==> inputs of job 5405 <==
==> flow/design.v (excerpt) <==
module SCDDataPath(ALUout, instr, reset, clk);
output[31:0] ALUout;
input clk, reset;
input[31:0] instr;
wire[31:0] ReadMemData,in1,in2,aluresult,signextended,instruction, ReadData1, ReadData2, WriteData;
wire RegDst, ALUSrc, MemtoReg, RegWrite, MemRead, MemWrite, Branch, ALUOp0, ALUOp1, ALUOp2;
wire o0, o1, o2, carryout;
wire[4:0] WriteReg;
assign instruction = instr;
ANDarray control_unit(RegDst,ALUSrc, MemtoReg, RegWrite, MemRead, MemWrite,Branch,ALUOp0,ALUOp1,instruction[31:26]);
assign WriteReg = (RegDst==1)? instruction[15:11] : instruction[20:16];
RegFile32 register_file(clk,reset,instruction[25:21],instruction[20:16],WriteData,WriteReg,RegWrite,ReadData1,ReadData2);
sign_extender sign_extend(signextended, instruction[15:0]);
bit32_2to1mux alu_src_mux(in2,ALUSrc,ReadData2,signextended);
alu_control alu_con_instancce(o0,o1,o2,instruction[5:0], ALUOp1, ALUOp0);
ALU alu_instance(ReadData1,in2,o2,o2,{o1,o0},ALUout,carryout);
data_memory data_mem_instance(clk,ALUout[4:0],ReadData2,MemWrite,ReadMemData);
bit32_2to1mux data_mem_mux(WriteData,MemtoReg,ALUout,ReadMemData);
endmodule
clock: 10.3 ns
lec_check: 0
cap_margin: 20
core_margin: 2
core_utilization: 40
slew_margin: 20
run.sh (not shown) runs the stock make flow with config.mk's settings and CLKGATE_MAP_FILE=.
==> inputs of job 6105, as changes to job 5405 <==
--- a/flow/config.mk
+++ b/flow/config.mk
@@ -8,4 +8,7 @@
 export CAP_MARGIN = 20
 export CORE_MARGIN = 2
-export CORE_UTILIZATION = 40
+export CORE_UTILIZATION = 70
+export CTS_CLUSTER_SIZE = 32
+export PLACE_DENSITY_LB_ADDON = 0.0
+export SETUP_SLACK_MARGIN = 1.72
 export SLEW_MARGIN = 20
==> flow/constraint.sdc (replaced) <==
create_clock -name core_clock -period 5.83 [get_ports {clk}]
set_input_delay 1.1660 -clock core_clock [delete_from_list [all_inputs] [get_ports {clk}]]
set_output_delay 1.1660 -clock core_clock [all_outputs]
set_load 0.01 [all_outputs]
==> inputs of job 3685, as changes to job 5405 <==
--- a/flow/config.mk
+++ b/flow/config.mk
@@ -8,4 +8,7 @@
 export CAP_MARGIN = 20
 export CORE_MARGIN = 2
-export CORE_UTILIZATION = 40
+export CORE_UTILIZATION = 72
+export CTS_CLUSTER_SIZE = 31
+export PLACE_DENSITY_LB_ADDON = 0.0
+export SETUP_SLACK_MARGIN = -0.58
 export SLEW_MARGIN = 20
==> flow/constraint.sdc (replaced) <==
create_clock -name core_clock -period 8.4 [get_ports {clk}]
set_input_delay 1.6800 -clock core_clock [delete_from_list [all_inputs] [get_ports {clk}]]
set_output_delay 1.6800 -clock core_clock [all_outputs]
set_load 0.01 [all_outputs]
==> qor summary <==
Min-delay worst type: job 5405 flip-flop to flip-flop; job 6105 input port to async pin; job 3685 flip-flop to flip-flop
Required time of the worst setup path: job 5405 8.24 ns; job 6105 4.66 ns; job 3685 6.72 ns
OpenROAD warning count: job 5405 87; job 6105 94; job 3685 92
Detailed placement HPWL: job 5405 222000 µm; job 6105 233000 µm; job 3685 217000 µm
ClkCell Share: job 5405 0.0575; job 6105 0.0496; job 3685 0.0551
Number of buffers created by CTS: job 5405 220; job 6105 207; job 3685 206
Switching power share of the total: job 5405 0.252; job 6105 0.250; job 3685 0.245
Vertical extent of the die: job 5405 532 µm; job 6105 403 µm; job 3685 398 µm
GRT met2 Usage: job 5405 0.389; job 6105 0.682; job 3685 0.658
Status: job 5405 timing/DRC/antenna clean; job 6105 finished with violations; job 3685 finished with violations
Layout check failures: job 5405 -; job 6105 negative setup slack; job 3685 negative setup slack
Met3 Usage GRT: job 5405 0.0475; job 6105 0.118; job 3685 0.111
Register-to-Register Path Depth: job 5405 23; job 6105 27; job 3685 21
Pre-Repair DR Iteration Count: job 5405 6; job 6105 7; job 3685 7
Worst Setup Slack post-DPL: job 5405 0.213 ns; job 6105 -2.52 ns; job 3685 -0.510 ns
Switching pwr: job 5405 0.00469 W; job 6105 0.00838 W; job 3685 0.00553 W
Dominant cell type by count on the critical path: job 5405 -; job 6105 buf_6; job 3685 nand2_1
Non-clk bufs: job 5405 398; job 6105 1619; job 3685 681
Cell count along the critical path: job 5405 22; job 6105 25; job 3685 22
Share of cell area taken by flip-flops and latches: job 5405 0.454; job 6105 0.413; job 3685 0.452
Critical path buffer and inverter count: job 5405 4; job 6105 8; job 3685 5
Vias in the first global route: job 5405 73300; job 6105 82400; job 3685 76800
DR vias: job 5405 72900; job 6105 82300; job 3685 76000
End point of the most critical hold path: job 5405 register_file.registers[865]; job 6105 -; job 3685 register_file.registers[468]
Combined global-route utilization of all metal layers: job 5405 0.246; job 6105 0.445; job 3685 0.427
Die Footprint: job 5405 0.283 mm²; job 6105 0.163 mm²; job 3685 0.158 mm²
Setup repair after global routing missed its margin: job 5405 false; job 6105 true; job 3685 -

---

==> build 70 <==
==> flow/design.v <==
module bit32_2to1mux(out,sel,in1,in2);
input [31:0] in1,in2;
output [31:0] out;
input sel;
assign out = sel ? in2 : in1;
endmodule
module bit32AND (out,in1,in2);
input [31:0] in1,in2;
output [31:0] out;
assign {out}=in1 &in2;
endmodule
module bit32OR (out,in1,in2);
input [31:0] in1,in2;
output [31:0] out;
assign {out}=in1 | in2;
endmodule
module FA_dataflow (Cout, Sum,In1,In2,Cin);
input[31:0] In1,In2;
input Cin;
output Cout;
output[31:0] Sum;
assign {Cout,Sum}=In1+In2+Cin;
endmodule
module bit32_3to1_mux(out,sel,in1,in2,in3);
    input [31:0] in1, in2, in3;
    output [31:0] out;
    input [1:0] sel;
    wire[31:0] out1;
    bit32_2to1mux mux1(out1,sel[0],in1,in2);
    bit32_2to1mux mux2(out,sel[1],out1,in3);
endmodule
module ALU(in1, in2,binvert,carryin,op,result,carryout);
    input [31:0] in1,in2;
    output [31:0] result;
    input [1:0] op;
    input carryin;
    input binvert;
    output carryout;
    wire [31:0] andresult,orresult,sum,
    binvertresult;
    wire[31:0] b_inv;
    assign b_inv = ~in2;    
    bit32_2to1mux mux1(binvertresult,
    binvert,in2,b_inv);
    bit32AND ander(andresult,in1,binvertresult);
    bit32OR orer(orresult,in1,binvertresult);
    FA_dataflow adde(carryout,sum,in1,binvertresult,
    carryin);
    bit32_3to1_mux mux2(result,op,andresult,
    orresult,sum);
endmodule
module alu_control(o0,o1,o2,op, ALUOp1, ALUOp0);
    output o0,o1,o2;
    input [5:0] op;
    input ALUOp1, ALUOp0;
    assign o2 = ALUOp0 | (ALUOp1 & op[1]);
    assign o1 = (~ALUOp1) | (~op[2]);
    assign o0 = ALUOp1 & (op[3] | op[0]);
endmodule
module ANDarray (RegDst,ALUSrc, MemtoReg, RegWrite, MemRead, MemWrite,Branch,ALUOp0,ALUOp1,Op);
input [5:0] Op;
output RegDst,ALUSrc,MemtoReg, RegWrite, MemRead, MemWrite,Branch,ALUOp0,ALUOp1;
wire Rformat, lw,sw,beq,addi;
assign Rformat= (~Op[0])& (~Op[1])& (~Op[2])& (~Op[3])& (~Op[4])& (~Op[5]);
assign lw = (Op[5]) & (~Op[4]) & (~Op[3]) & (~Op[2]) & (Op[1]) & (Op[0]);
assign sw = (Op[5]) & (~Op[4]) & (Op[3]) & (~Op[2]) & (Op[1]) & (Op[0]);
assign beq = (~Op[5]) & (~Op[4]) & (~Op[3]) & (Op[2]) & (~Op[1]) & (~Op[0]);
assign addi = (~Op[5]) & (~Op[4]) & (Op[3]) & (~Op[2]) & (~Op[1]) & (~Op[0]);
assign RegDst=Rformat;
assign ALUSrc = lw | sw | addi;
assign MemtoReg = lw;
assign RegWrite = Rformat | lw | addi;
assign MemRead = lw;
assign MemWrite = sw;
assign Branch = beq;
assign ALUOp1 = Rformat;
assign ALUOp0 = beq;
endmodule
module sign_extender(outp, inp);
output[31:0] outp;
input[15:0] inp;
assign outp = (inp[15]==1)? {16'hFFFF,inp} : {16'h0000,inp};
endmodule
module RegFile32(clk,reset,ReadReg1,ReadReg2,WriteData,WriteReg,RegWrite,ReadData1,ReadData2); 
input clk, reset, RegWrite;
input[31:0] WriteData;
output[31:0] ReadData1, ReadData2;
input[4:0] ReadReg1, ReadReg2, WriteReg;
reg[1023:0] registers;
always @ (posedge clk or negedge reset)
begin
if (!reset)
registers <= 1024'b00;
else if (RegWrite)
registers[WriteReg*32 +: 32] <= WriteData;
end
assign ReadData1 = registers[ReadReg1*32 +: 32];
assign ReadData2 = registers[ReadReg2*32 +: 32];
endmodule
module data_memory(clk,Address,WriteData,MemWrite,ReadData); 
input clk, MemWrite;
input[31:0] WriteData;
output[31:0] ReadData;
input[4:0] Address;
reg[1023:0] registers;
always @ (posedge clk)
begin
if (MemWrite)
registers[Address*32 +: 32] <= WriteData;
end
assign ReadData = registers[Address*32 +: 32];
endmodule
module SCDDataPath(ALUout, instr, reset, clk);
output[31:0] ALUout;
input clk, reset;
input[31:0] instr;
wire[31:0] ReadMemData,in1,in2,aluresult,signextended,instruction, ReadData1, ReadData2, WriteData;
wire RegDst, ALUSrc, MemtoReg, RegWrite, MemRead, MemWrite, Branch, ALUOp0, ALUOp1, ALUOp2;
wire o0, o1, o2, carryout;
wire[4:0] WriteReg;
assign instruction = instr;
ANDarray control_unit(RegDst,ALUSrc, MemtoReg, RegWrite, MemRead, MemWrite,Branch,ALUOp0,ALUOp1,instruction[31:26]);
assign WriteReg = (RegDst==1)? instruction[15:11] : instruction[20:16];
RegFile32 register_file(clk,reset,instruction[25:21],instruction[20:16],WriteData,WriteReg,RegWrite,ReadData1,ReadData2);
sign_extender sign_extend(signextended, instruction[15:0]);
bit32_2to1mux alu_src_mux(in2,ALUSrc,ReadData2,signextended);
alu_control alu_con_instancce(o0,o1,o2,instruction[5:0], ALUOp1, ALUOp0);
ALU alu_instance(ReadData1,in2,o2,o2,{o1,o0},ALUout,carryout);
data_memory data_mem_instance(clk,ALUout[4:0],ReadData2,MemWrite,ReadMemData);
bit32_2to1mux data_mem_mux(WriteData,MemtoReg,ALUout,ReadMemData);
endmodule
==> flow/run.sh <==
#!/bin/bash
# the make line also repeats each setting of config.mk as NAME=value (left out here)
make -C /OpenROAD-flow-scripts/flow DESIGN_CONFIG=/design/flow/config.mk WORK_HOME=/design/flow/orfs CLKGATE_MAP_FILE= finish
==> flow/config.mk <==
export PLATFORM = sky130hd
export DESIGN_NAME = SCDDataPath
export DESIGN_NICKNAME = SCDDataPath
export VERILOG_FILES = /design/flow/design.v
export SDC_FILE = /design/flow/constraint.sdc
export NUM_CORES = 4
export LEC_CHECK = 0
export ABC_AREA = 1
export CAP_MARGIN = 20
export CELL_PAD_IN_SITES_DETAIL_PLACEMENT = 2
export CELL_PAD_IN_SITES_GLOBAL_PLACEMENT = 1
export CORE_ASPECT_RATIO = 1.23
export CORE_MARGIN = 8
export CORE_UTILIZATION = 54
export GPL_ROUTABILITY_DRIVEN = 1
export GPL_TIMING_DRIVEN = 1
export HOLD_SLACK_MARGIN = 0.07
export MAX_ROUTING_LAYER = met4
export MIN_ROUTING_LAYER = met2
export PLACE_DENSITY = 0.51
export SLEW_MARGIN = 35
export TNS_END_PERCENT = 85
==> flow/constraint.sdc <==
create_clock -name core_clock -period 14.9 [get_ports {clk}]
set_input_delay 2.9800 -clock core_clock [delete_from_list [all_inputs] [get_ports {clk}]]
set_output_delay 2.9800 -clock core_clock [all_outputs]
set_load 0.01 [all_outputs]
==> trial 28 (differences from build 70) <==
Settings changed: ABC_AREA 1 to unset, CELL_PAD_IN_SITES_DETAIL_PLACEMENT 2 to unset, CELL_PAD_IN_SITES_GLOBAL_PLACEMENT 1 to unset, CORE_ASPECT_RATIO 1.23 to unset, CORE_MARGIN 8 to 2, CORE_UTILIZATION 54 to 72, CTS_CLUSTER_SIZE set to 57, GPL_ROUTABILITY_DRIVEN 1 to unset, GPL_TIMING_DRIVEN 1 to unset, HOLD_SLACK_MARGIN 0.07 to unset, MAX_ROUTING_LAYER met4 to unset, MIN_ROUTING_LAYER met2 to unset, PLACE_DENSITY 0.51 to unset, PLACE_DENSITY_LB_ADDON set to 0.0, SETUP_SLACK_MARGIN set to -0.48, SLEW_MARGIN 35 to 20, TNS_END_PERCENT 85 to unset.
==> flow/constraint.sdc (replaced) <==
create_clock -name core_clock -period 6.25 [get_ports {clk}]
set_input_delay 1.2500 -clock core_clock [delete_from_list [all_inputs] [get_ports {clk}]]
set_output_delay 1.2500 -clock core_clock [all_outputs]
set_load 0.01 [all_outputs]
==> trial 59 (differences from build 70) <==
Settings changed: ABC_AREA 1 to unset, CELL_PAD_IN_SITES_DETAIL_PLACEMENT 2 to unset, CELL_PAD_IN_SITES_GLOBAL_PLACEMENT 1 to unset, CORE_ASPECT_RATIO 1.23 to unset, CORE_MARGIN 8 to 2, CORE_UTILIZATION 54 to 72, CTS_CLUSTER_SIZE set to 72, GPL_ROUTABILITY_DRIVEN 1 to unset, GPL_TIMING_DRIVEN 1 to unset, HOLD_SLACK_MARGIN 0.07 to unset, MAX_ROUTING_LAYER met4 to unset, MIN_ROUTING_LAYER met2 to unset, PLACE_DENSITY 0.51 to unset, PLACE_DENSITY_LB_ADDON set to 0.0, SETUP_SLACK_MARGIN set to 2.08, SLEW_MARGIN 35 to 20, TNS_END_PERCENT 85 to unset.
==> flow/constraint.sdc (replaced) <==
create_clock -name core_clock -period 6.98 [get_ports {clk}]
set_input_delay 1.3960 -clock core_clock [delete_from_list [all_inputs] [get_ports {clk}]]
set_output_delay 1.3960 -clock core_clock [all_outputs]
set_load 0.01 [all_outputs]
==> trial 18 (differences from build 70) <==
Settings changed: ABC_AREA 1 to unset, CELL_PAD_IN_SITES_DETAIL_PLACEMENT 2 to unset, CELL_PAD_IN_SITES_GLOBAL_PLACEMENT 1 to unset, CORE_ASPECT_RATIO 1.23 to unset, CORE_MARGIN 8 to 2, CORE_UTILIZATION 54 to 40, GPL_ROUTABILITY_DRIVEN 1 to unset, GPL_TIMING_DRIVEN 1 to unset, HOLD_SLACK_MARGIN 0.07 to unset, PLACE_DENSITY 0.51 to unset, PLACE_DENSITY_LB_ADDON set to 0.25, SLEW_MARGIN 35 to 20, TNS_END_PERCENT 85 to unset.
==> flow/constraint.sdc (replaced) <==
create_clock -name core_clock -period 10.5 [get_ports {clk}]
set_input_delay 2.1000 -clock core_clock [delete_from_list [all_inputs] [get_ports {clk}]]
set_output_delay 2.1000 -clock core_clock [all_outputs]
set_load 0.01 [all_outputs]
==> summary of the runs <==
- Build 70 died in 3_5_place_dp (DPL-0033). Trial 59 produced a layout that fails on setup timing. Trial 18 went through all stages and came out clean. Trial 28 finished with setup timing left.
- The lowest worst setup slack belongs to trial 28, the highest to trial 18.
- The lowest sequential power belongs to trial 18, the highest to trial 28.
- Non-clock buffer count, highest first: trial 28, trial 59, trial 18.
- Between trial 18 and trial 59, the lower register-to-register slack is in trial 59 (gap 2100 ps).
- Via count, lowest first: trial 59, trial 28, trial 18.
- The highest critical path depth belongs to trial 59, the lowest to trial 18.
- In trial 28 the first-iteration DRC count is smaller than in trial 18, by 47%.
- Against trial 18, the sequential share of layout area of trial 28 is lower by 2.2 points.
- Wire length: trial 28 < trial 59 < trial 18.
- Combinational power: trial 18 < trial 59 < trial 28.
No activity file was given, so power comes from the tool's default toggle rates.
